## build 20
Design top_level, start of the top module:
module top_level
#(parameter WIDTH = 8)
(
	input clk, rst, init, finish, ack,
	input [WIDTH-1:0]
		ori_0,
		ori_1,
		ori_2,
		ori_3,
		ori_4,
		ori_5,
		ori_6,
		ori_7,
		ori_8,
		ori_9,
		ori_10,
		ori_11,
		ori_12,
		ori_13,
		ori_14,
		ori_15,
		ori_16,
		ori_17,
		ori_18,
		ori_19,
		ori_20,
		ori_21,
		ori_22,
		ori_23,
		ori_24,
		ori_25,
		ori_26,
		ori_27,
		ori_28,
		ori_29,
		ori_30,
		ori_31,
		can_0,
		can_1,
		can_2,
		can_3,
		can_4,
		can_5,
		can_6,
		can_7,
		can_8,
		can_9,
		can_10,
		can_11,
		can_12,
		can_13,
		can_14,
		can_15,
		can_16,
		can_17,
		can_18,
		can_19,
		can_20,
		can_21,
		can_22,
		can_23,
		can_24,
		can_25,
		can_26,
		can_27,
		can_28,
		can_29,
		can_30,
		can_31,
	output done,
	output [WIDTH+4:0] out_sad
	);
Size: ~6100 cells after synthesis, ~610 flip-flops, about 530 I/O pins, roughly 51000 um2 of cells after synthesis.
==> flow/config.mk <==
export PLATFORM = sky130hd
export DESIGN_NAME = top_level
export DESIGN_NICKNAME = top_level
export VERILOG_FILES = /design/flow/design.v
export SDC_FILE = /design/flow/constraint.sdc
export NUM_CORES = 4
export LEC_CHECK = 0
export CAP_MARGIN = 0
export CORE_MARGIN = 2
export CORE_UTILIZATION = 72
export MAX_ROUTING_LAYER = met4
export PLACE_DENSITY = 0.66
export SETUP_SLACK_MARGIN = 0.64
export SLEW_MARGIN = 20
==> flow/constraint.sdc <==
create_clock -name core_clock -period 5.2 [get_ports {clk}]
set_input_delay 1.0400 -clock core_clock [delete_from_list [all_inputs] [get_ports {clk}]]
set_output_delay 1.0400 -clock core_clock [all_outputs]
set_load 0.01 [all_outputs]
run.sh (not shown) runs the stock make flow with config.mk's settings and CLKGATE_MAP_FILE=.
Build 20 is listed as incomplete: the tool reported an error in global routing and the run ended there.
Relative to build 20, the following input files were edited for trial 2:
- MAX_ROUTING_LAYER removed (was met4)
- CTS_CLUSTER_SIZE newly set to 93
- CAP_MARGIN changed from 0 to 20
- CTS_CLUSTER_DIAMETER newly set to 373
- PLACE_DENSITY removed (was 0.66)
- SETUP_SLACK_MARGIN removed (was 0.64)
- the clock period (ns, I/O delays scaled along) changed from 5.2 to 3.43
[summary]
- Post-synthesis cell area: trial 2 vs build 20 identical
- Delta (trial 2 minus build 20): fraction of the mapped netlist area in adder cells now sits at about the same level, proportion of synthesized flip-flops having asynchronous set or reset now sits at about the same level, share of cell area taken by muxes after synthesis now sits at about the same level.
- Initial core utilization came out exactly the same in build 20 and trial 2.
- Diff trial 2..build 20 | number of standard cells after synthesis | unchanged
- Looking at build 20 and trial 2, the area of the core region is a wash.
- Die area: trial 2 vs build 20 identical
- From build 20 to trial 2, total nets after synthesis did not move at all.
- Trial 2 did not run to completion, as it errored out during detailed placement.

Starting RTL as in the previous note.
clock: 2.69 ns
lec_check: 0
abc_area: 1
cap_margin: 20
core_aspect_ratio: 0.5
core_margin: 2
core_utilization: 72
cts_cluster_diameter: 398
cts_cluster_size: 93
place_density: 0.36
slew_margin: 20
tns_end_percent: 5
The starting point ended with an error in global routing.
Rerun with:
ABC_AREA = default   (was 1)
CORE_ASPECT_RATIO = default   (was 0.5)
CORE_UTILIZATION = 58   (was 72)
CTS_CLUSTER_DIAMETER = default   (was 398)
CTS_CLUSTER_SIZE = default   (was 93)
PLACE_DENSITY = default   (was 0.36)
SETUP_SLACK_MARGIN = 1.18   (was default)
TNS_END_PERCENT = default   (was 5)
clock period = 4.34 ns   (was 2.69 ns; I/O delays follow)
Now the flow finished but failed the layout checks on negative setup slack.
Die area grows by about a fifth.
Area after synthesis decreases by a little under a tenth.
Synthesized cell count drops by a quarter to a third.
Rerun with:
CORE_UTILIZATION = 37   (was 58)
SETUP_SLACK_MARGIN = default   (was 1.18)
clock period = 7.91 ns   (was 4.34 ns; I/O delays follow)
What happened: Now the flow finished clean. Area after synthesis does not change. Final area shrinks by 14%. Setup slack improved by 3.1 ns.
Rerun with:
CORE_ASPECT_RATIO = 1.06   (was default)
CORE_UTILIZATION = 33   (was 37)
clock period = 5.58 ns   (was 7.91 ns; I/O delays follow)
=>
- hold slack barely changes
- maximum frequency increases by 7.9%
- utilization drops by 4.5 points
- sequential share of layout area falls by 0.27 points
- final cell count rises by 3.4%

top_level again, from the RTL that the note above started with.
// top_level
module top_level
#(parameter WIDTH = 8)
(
	input clk, rst, init, finish, ack,
	input [WIDTH-1:0]
		ori_0,
		ori_1,
		ori_2,
		ori_3,
		ori_4,
		ori_5,
		ori_6,
		ori_7,
		ori_8,
		ori_9,
		ori_10,
		ori_11,
		ori_12,
		ori_13,
		ori_14,
		ori_15,
		ori_16,
		ori_17,
		ori_18,
		ori_19,
		ori_20,
		ori_21,
		ori_22,
		ori_23,
		ori_24,
		ori_25,
		ori_26,
		ori_27,
		ori_28,
		ori_29,
		ori_30,
		ori_31,
		can_0,
		can_1,
		can_2,
		can_3,
		can_4,
		can_5,
		can_6,
		can_7,
		can_8,
		can_9,
		can_10,
		can_11,
		can_12,
		can_13,
		can_14,
		can_15,
		can_16,
		can_17,
		can_18,
		can_19,
		can_20,
		can_21,
		can_22,
		can_23,
		can_24,
		can_25,
		can_26,
		can_27,
		can_28,
		can_29,
		can_30,
		can_31,
	output done,
	output [WIDTH+4:0] out_sad
	);
Settings: LEC_CHECK=0, ABC_AREA=1, CAP_MARGIN=5, CORE_MARGIN=2, CORE_UTILIZATION=72, CTS_CLUSTER_DIAMETER=284, PLACE_DENSITY=0.65, SETUP_SLACK_MARGIN=-0.28, SLEW_MARGIN=20; clock period 3.02 ns.
The baseline ended with an error in clock tree synthesis.
Rerun with:
- ABC_AREA: 1 -> unset
- CAP_MARGIN: 5 -> 20
- CORE_UTILIZATION: 72 -> 62
- CTS_CLUSTER_DIAMETER: 284 -> unset
- PLACE_DENSITY: 0.65 -> unset
- SETUP_SLACK_MARGIN: -0.28 -> unset
What happened:
- The new run ended with an error in global routing
- area after synthesis decreases by 7.4%
- synthesized cell count is lower by 25%
- die size rises by 7.4%
Rerun with:
- CORE_UTILIZATION: 62 -> 40
- clock period: 3.02 -> 5.8 ns (I/O delays scaled with it)
Now the flow passed the timing, design-rule and antenna checks.
Die area rose by well over a third.
Area after synthesis is unchanged.
Synthesized cell count stays the same.
Rerun with:
- CELL_PAD_IN_SITES_GLOBAL_PLACEMENT: unset -> 1
- CORE_ASPECT_RATIO: unset -> 1.25
- CORE_MARGIN: 2 -> 6
- SETUP_SLACK_MARGIN: unset -> 0.12
- TNS_END_PERCENT: unset -> 65
Synthesized cell count stays the same; die size climbs by 4.5%; global-route usage drops by 0.18 points.

top_level again, from the RTL that the note above started with.
Settings: LEC_CHECK=0, CAP_MARGIN=20, CORE_MARGIN=2, CORE_UTILIZATION=72, CTS_CLUSTER_SIZE=70, MAX_ROUTING_LAYER=met4, PLACE_DENSITY=0.66, SETUP_SLACK_MARGIN=1.36, SLEW_MARGIN=20; clock period 5.2 ns.
The starting point ended with an error in global routing (5_1_grt), error ODB-0269.
==> next run, changes <==
--- a/flow/config.mk
+++ b/flow/config.mk
@@ -10,5 +10 @@
-export CORE_UTILIZATION = 72
-export CTS_CLUSTER_SIZE = 70
-export MAX_ROUTING_LAYER = met4
-export PLACE_DENSITY = 0.66
-export SETUP_SLACK_MARGIN = 1.36
+export CORE_UTILIZATION = 40
==> flow/constraint.sdc (replaced) <==
create_clock -name core_clock -period 5.61 [get_ports {clk}]
set_input_delay 1.1220 -clock core_clock [delete_from_list [all_inputs] [get_ports {clk}]]
set_output_delay 1.1220 -clock core_clock [all_outputs]
set_load 0.01 [all_outputs]
Now the flow went through all stages and came out clean.
Die area goes up by well over a third.
Synthesized cell count stays the same.
Synthesized area does not change.
==> next run, changes <==
--- a/flow/config.mk
+++ b/flow/config.mk
@@ -9 +9,2 @@
-export CORE_MARGIN = 2
+export CORE_ASPECT_RATIO = 1.25
+export CORE_MARGIN = 7
@@ -10,0 +12 @@
+export SETUP_SLACK_MARGIN = 0.12
==> flow/constraint.sdc (replaced) <==
create_clock -name core_clock -period 5.8 [get_ports {clk}]
set_input_delay 1.1600 -clock core_clock [delete_from_list [all_inputs] [get_ports {clk}]]
set_output_delay 1.1600 -clock core_clock [all_outputs]
set_load 0.01 [all_outputs]
Effect: Utilization stays flat; final area stays flat; routed wire length is higher by 1.0%.

top_level again, from the RTL that the note above started with.
export LEC_CHECK = 0
export ABC_AREA = 1
export CAP_MARGIN = 20
export CELL_PAD_IN_SITES_GLOBAL_PLACEMENT = 0
export CORE_ASPECT_RATIO = 0.88
export CORE_MARGIN = 2
export CORE_UTILIZATION = 70
export MAX_ROUTING_LAYER = met4
export PLACE_DENSITY = 0.62
export SETUP_SLACK_MARGIN = -0.28
export SLEW_MARGIN = 5
create_clock -name core_clock -period 4.65 [get_ports {clk}]
The baseline produced a layout that fails on negative setup slack.
Change:
- CELL_PAD_IN_SITES_GLOBAL_PLACEMENT: 0 -> default
- CORE_ASPECT_RATIO: 0.88 -> default
- CORE_UTILIZATION: 70 -> 72
- CTS_CLUSTER_DIAMETER: default -> 373
- CTS_CLUSTER_SIZE: default -> 93
- MAX_ROUTING_LAYER: met4 -> default
- PLACE_DENSITY: 0.62 -> default
- SETUP_SLACK_MARGIN: -0.28 -> default
- SLEW_MARGIN: 5 -> 20
- clock period: 4.65 -> 2.69 ns (I/O delays scaled with it)
What happened: This time the run failed in clock tree synthesis (4_1_cts) with DPL-0033. Die size decreases by 2.7%. Synthesized area does not change. Synthesized cell count is unchanged.
Change:
- CORE_ASPECT_RATIO: default -> 0.5
- TNS_END_PERCENT: default -> 5
After rerunning: With this change the flow never finished: it broke off in global routing (5_1_grt); synthesized cell count does not change; die area hardly moves; synthesized area is unchanged.
Change:
- CORE_ASPECT_RATIO: 0.5 -> default
- CORE_UTILIZATION: 72 -> 59
- CTS_CLUSTER_DIAMETER: 373 -> default
- CTS_CLUSTER_SIZE: 93 -> default
- PLACE_DENSITY: default -> 0.36
- TNS_END_PERCENT: 5 -> default
- clock period: 2.69 -> 3.25 ns (I/O delays scaled with it)
The new run finished with negative setup slack left; area after synthesis does not change; die size is higher by 21%; synthesized cell count stays the same.
